==> 04-15 <==
// PE
module PE (
    input              clk,
    input              CIM_en,
    input              STDW,  
    input              STDR,  
    input        [5:0] STD_A,  
    input        [3:0] weight_in,  
    input      [255:0] act_in,  
    output reg   [3:0] weight_out,  
    output reg  [13:0] PSUM  
);
reg  [255:0] weight;  
integer i;
always @(posedge clk) begin
    for (i = 0; i < 64; i = i+1) begin
        if (STDW && STD_A == i) begin  
            weight[4*i+3 -: 4] <= weight_in;
        end
    end
end
always@(*) begin
    weight_out = 4'b0;
    PSUM = 14'b0;
    if (STDW) begin  
    end
    else if (STDR) begin  
        weight_out = weight[4*STD_A+3 -: 4];
    end
    else begin  
        if (CIM_en) begin
            for (i = 0; i < 64; i = i+1) begin
                PSUM = PSUM + weight[4*i+3 -: 4] * act_in[4*i+3 -: 4];  
            end
        end
    end
end
endmodule
clock: 9.6 ns
lec_check: 0
cap_margin: 20
core_aspect_ratio: 0.92
core_margin: 2
core_utilization: 72
cts_cluster_diameter: 88
cts_cluster_size: 50
gpl_routability_driven: 0
max_routing_layer: met4
place_density_lb_addon: 0.06
setup_slack_margin: 1.3
slew_margin: 20
run.sh (not shown) runs the stock make flow with config.mk's settings and CLKGATE_MAP_FILE=.
==> 08-25: changes against 04-15 <==
- CELL_PAD_IN_SITES_GLOBAL_PLACEMENT: not set -> 1
- CORE_ASPECT_RATIO: 0.92 -> 1.57
- CORE_UTILIZATION: 72 -> 61
- CTS_CLUSTER_DIAMETER: 88 -> not set
- CTS_CLUSTER_SIZE: 50 -> not set
- GPL_ROUTABILITY_DRIVEN: 0 -> 1
- PLACE_DENSITY: not set -> 0.64
- PLACE_DENSITY_LB_ADDON: 0.06 -> not set
- SETUP_SLACK_MARGIN: 1.3 -> 1.53
==> flow/constraint.sdc (replaced) <==
create_clock -name core_clock -period 13.5 [get_ports {clk}]
set_input_delay 2.7000 -clock core_clock [delete_from_list [all_inputs] [get_ports {clk}]]
set_output_delay 2.7000 -clock core_clock [all_outputs]
set_load 0.01 [all_outputs]
==> 06-11: changes against 04-15 <==
- CORE_ASPECT_RATIO: 0.92 -> not set
- CORE_UTILIZATION: 72 -> 40
- CTS_CLUSTER_DIAMETER: 88 -> not set
- CTS_CLUSTER_SIZE: 50 -> not set
- GPL_ROUTABILITY_DRIVEN: 0 -> not set
- MAX_ROUTING_LAYER: met4 -> not set
- PLACE_DENSITY_LB_ADDON: 0.06 -> 0.21
- SETUP_SLACK_MARGIN: 1.3 -> not set
- SLEW_MARGIN: 20 -> 15
==> flow/constraint.sdc (replaced) <==
create_clock -name core_clock -period 20.0 [get_ports {clk}]
set_input_delay 4.0000 -clock core_clock [delete_from_list [all_inputs] [get_ports {clk}]]
set_output_delay 4.0000 -clock core_clock [all_outputs]
set_load 0.01 [all_outputs]
==> comparison table <==
Post-place instance area: 04-15 54900 um^2; 08-25 53000 um^2; 06-11 52000 um^2
Sequential cell area share: 04-15 0.136; 08-25 0.142; 06-11 0.145
Capturing element of the worst setup path: 04-15 PSUM[13]; 08-25 PSUM[11]; 06-11 PSUM[11]
Worst hold start: 04-15 weight_in[0]; 08-25 weight_in[3]; 06-11 weight_in[1]
Stages on worst setup path: 04-15 27; 08-25 32; 06-11 27
Top layer in use: 04-15 met4; 08-25 met4; 06-11 met5
Outcome: 04-15 complete, but fails checks; 08-25 complete, but fails checks; 06-11 timing/DRC/antenna clean
Reasons for failing layout checks: 04-15 setup timing; 08-25 setup timing; 06-11 -
Tool warning count: 04-15 35; 08-25 37; 06-11 32
Number of buffers inserted to repair setup after CTS: 04-15 7; 08-25 3; 06-11 0
Clock buffer count from CTS: 04-15 23; 08-25 27; 06-11 36
H-tree levels: 04-15 1; 08-25 1; 06-11 2

==> run a: inputs <==
==> flow/design.v <==
module PE (
    input              clk,
    input              CIM_en,
    input              STDW,  
    input              STDR,  
    input        [5:0] STD_A,  
    input        [3:0] weight_in,  
    input      [255:0] act_in,  
    output reg   [3:0] weight_out,  
    output reg  [13:0] PSUM  
);
reg  [255:0] weight;  
integer i;
always @(posedge clk) begin
    for (i = 0; i < 64; i = i+1) begin
        if (STDW && STD_A == i) begin  
            weight[4*i+3 -: 4] <= weight_in;
        end
    end
end
always@(*) begin
    weight_out = 4'b0;
    PSUM = 14'b0;
    if (STDW) begin  
    end
    else if (STDR) begin  
        weight_out = weight[4*STD_A+3 -: 4];
    end
    else begin  
        if (CIM_en) begin
            for (i = 0; i < 64; i = i+1) begin
                PSUM = PSUM + weight[4*i+3 -: 4] * act_in[4*i+3 -: 4];  
            end
        end
    end
end
endmodule
==> flow/run.sh <==
#!/bin/bash
# the make line also repeats each setting of config.mk as NAME=value (left out here)
make -C /OpenROAD-flow-scripts/flow DESIGN_CONFIG=/design/flow/config.mk WORK_HOME=/design/flow/orfs CLKGATE_MAP_FILE= finish
==> flow/config.mk <==
export PLATFORM = sky130hd
export DESIGN_NAME = PE
export DESIGN_NICKNAME = PE
export VERILOG_FILES = /design/flow/design.v
export SDC_FILE = /design/flow/constraint.sdc
export NUM_CORES = 4
export LEC_CHECK = 0
export CAP_MARGIN = 30
export CORE_MARGIN = 2
export CORE_UTILIZATION = 72
export CTS_CLUSTER_SIZE = 80
export HOLD_SLACK_MARGIN = 0.3
export MAX_ROUTING_LAYER = met4
export PLACE_DENSITY_LB_ADDON = 0.01
export SETUP_SLACK_MARGIN = 2.71
export SLEW_MARGIN = 20
export TNS_END_PERCENT = 40
==> flow/constraint.sdc <==
create_clock -name core_clock -period 10.3 [get_ports {clk}]
set_input_delay 2.0600 -clock core_clock [delete_from_list [all_inputs] [get_ports {clk}]]
set_output_delay 2.0600 -clock core_clock [all_outputs]
set_load 0.01 [all_outputs]
==> inputs of run b, as changes to run a <==
==> flow/config.mk (replaced) <==
export PLATFORM = sky130hd
export DESIGN_NAME = PE
export DESIGN_NICKNAME = PE
export VERILOG_FILES = /design/flow/design.v
export SDC_FILE = /design/flow/constraint.sdc
export NUM_CORES = 4
export LEC_CHECK = 0
export CAP_MARGIN = 20
export CORE_ASPECT_RATIO = 0.92
export CORE_MARGIN = 2
export CORE_UTILIZATION = 72
export CTS_CLUSTER_DIAMETER = 88
export CTS_CLUSTER_SIZE = 50
export GPL_ROUTABILITY_DRIVEN = 0
export MAX_ROUTING_LAYER = met4
export PLACE_DENSITY = 0.35
export SETUP_SLACK_MARGIN = 1.3
export SLEW_MARGIN = 5
==> flow/constraint.sdc (replaced) <==
create_clock -name core_clock -period 9.6 [get_ports {clk}]
set_input_delay 1.9200 -clock core_clock [delete_from_list [all_inputs] [get_ports {clk}]]
set_output_delay 1.9200 -clock core_clock [all_outputs]
set_load 0.01 [all_outputs]
==> inputs of run c, as changes to run a <==
==> flow/config.mk (replaced) <==
export PLATFORM = sky130hd
export DESIGN_NAME = PE
export DESIGN_NICKNAME = PE
export VERILOG_FILES = /design/flow/design.v
export SDC_FILE = /design/flow/constraint.sdc
export NUM_CORES = 4
export LEC_CHECK = 0
export CAP_MARGIN = 20
export CORE_MARGIN = 2
export CORE_UTILIZATION = 40
export CTS_CLUSTER_DIAMETER = 100
export CTS_CLUSTER_SIZE = 15
export PLACE_DENSITY_LB_ADDON = 0.09
export SLEW_MARGIN = 20
export TNS_END_PERCENT = 15
==> flow/constraint.sdc (replaced) <==
create_clock -name core_clock -period 20.0 [get_ports {clk}]
set_input_delay 4.0000 -clock core_clock [delete_from_list [all_inputs] [get_ports {clk}]]
set_output_delay 4.0000 -clock core_clock [all_outputs]
set_load 0.01 [all_outputs]
==> qor summary <==
Non-clock buffer share: run a 11.1%; run c 5.54%; run b 11.2%
Required time reported for the critical path endpoint: run a 8.24 ns; run c 16.00 ns; run b 7.68 ns
Die Y: run a 260 um; run c 348 um; run b 250 um
HP Start: run a weight_in[2]; run c weight_in[3]; run b weight_in[3]
Outcome: run a finished with violations; run c timing/DRC/antenna clean; run b finished with violations
Reasons for failing layout checks: run a negative setup slack; run c -; run b negative setup slack
Signal buffers: run a 799; run c 297; run b 797
First-pass GRT wire length: run a 238000 um; run c 221000 um; run b 219000 um
Top Metal Used: run a met4; run c met5; run b met4
Tapcell count: run a 855; run c 1536; run b 874
Clock slew seen by the registers of the worst setup and hold paths: run a 0.06 ns; run c 0.07 ns; run b 0.10 ns
Global-route usage over all layers: run a 50.0%; run c 25.2%; run b 45.3%
Comb/total area: run a 63.4%; run c 66.3%; run b 63.9%
Initial DRC count: run a 3827; run c 1766; run b 3161
Post-cts resize count: run a 840; run c 0; run b 582
DR WL met2: run a 74200 um; run c 71600 um; run b 67600 um
Die outline area: run a 0.0678 mm^2; run c 0.121 mm^2; run b 0.0678 mm^2
Pre-Place Util: run a 73.1%; run c 40.2%; run b 72.4%
Final worst hold slack: run a 2.05 ns; run c 3.93 ns; run b 1.85 ns
Final worst path period share: run a 130%; run c 92.5%; run b 136%
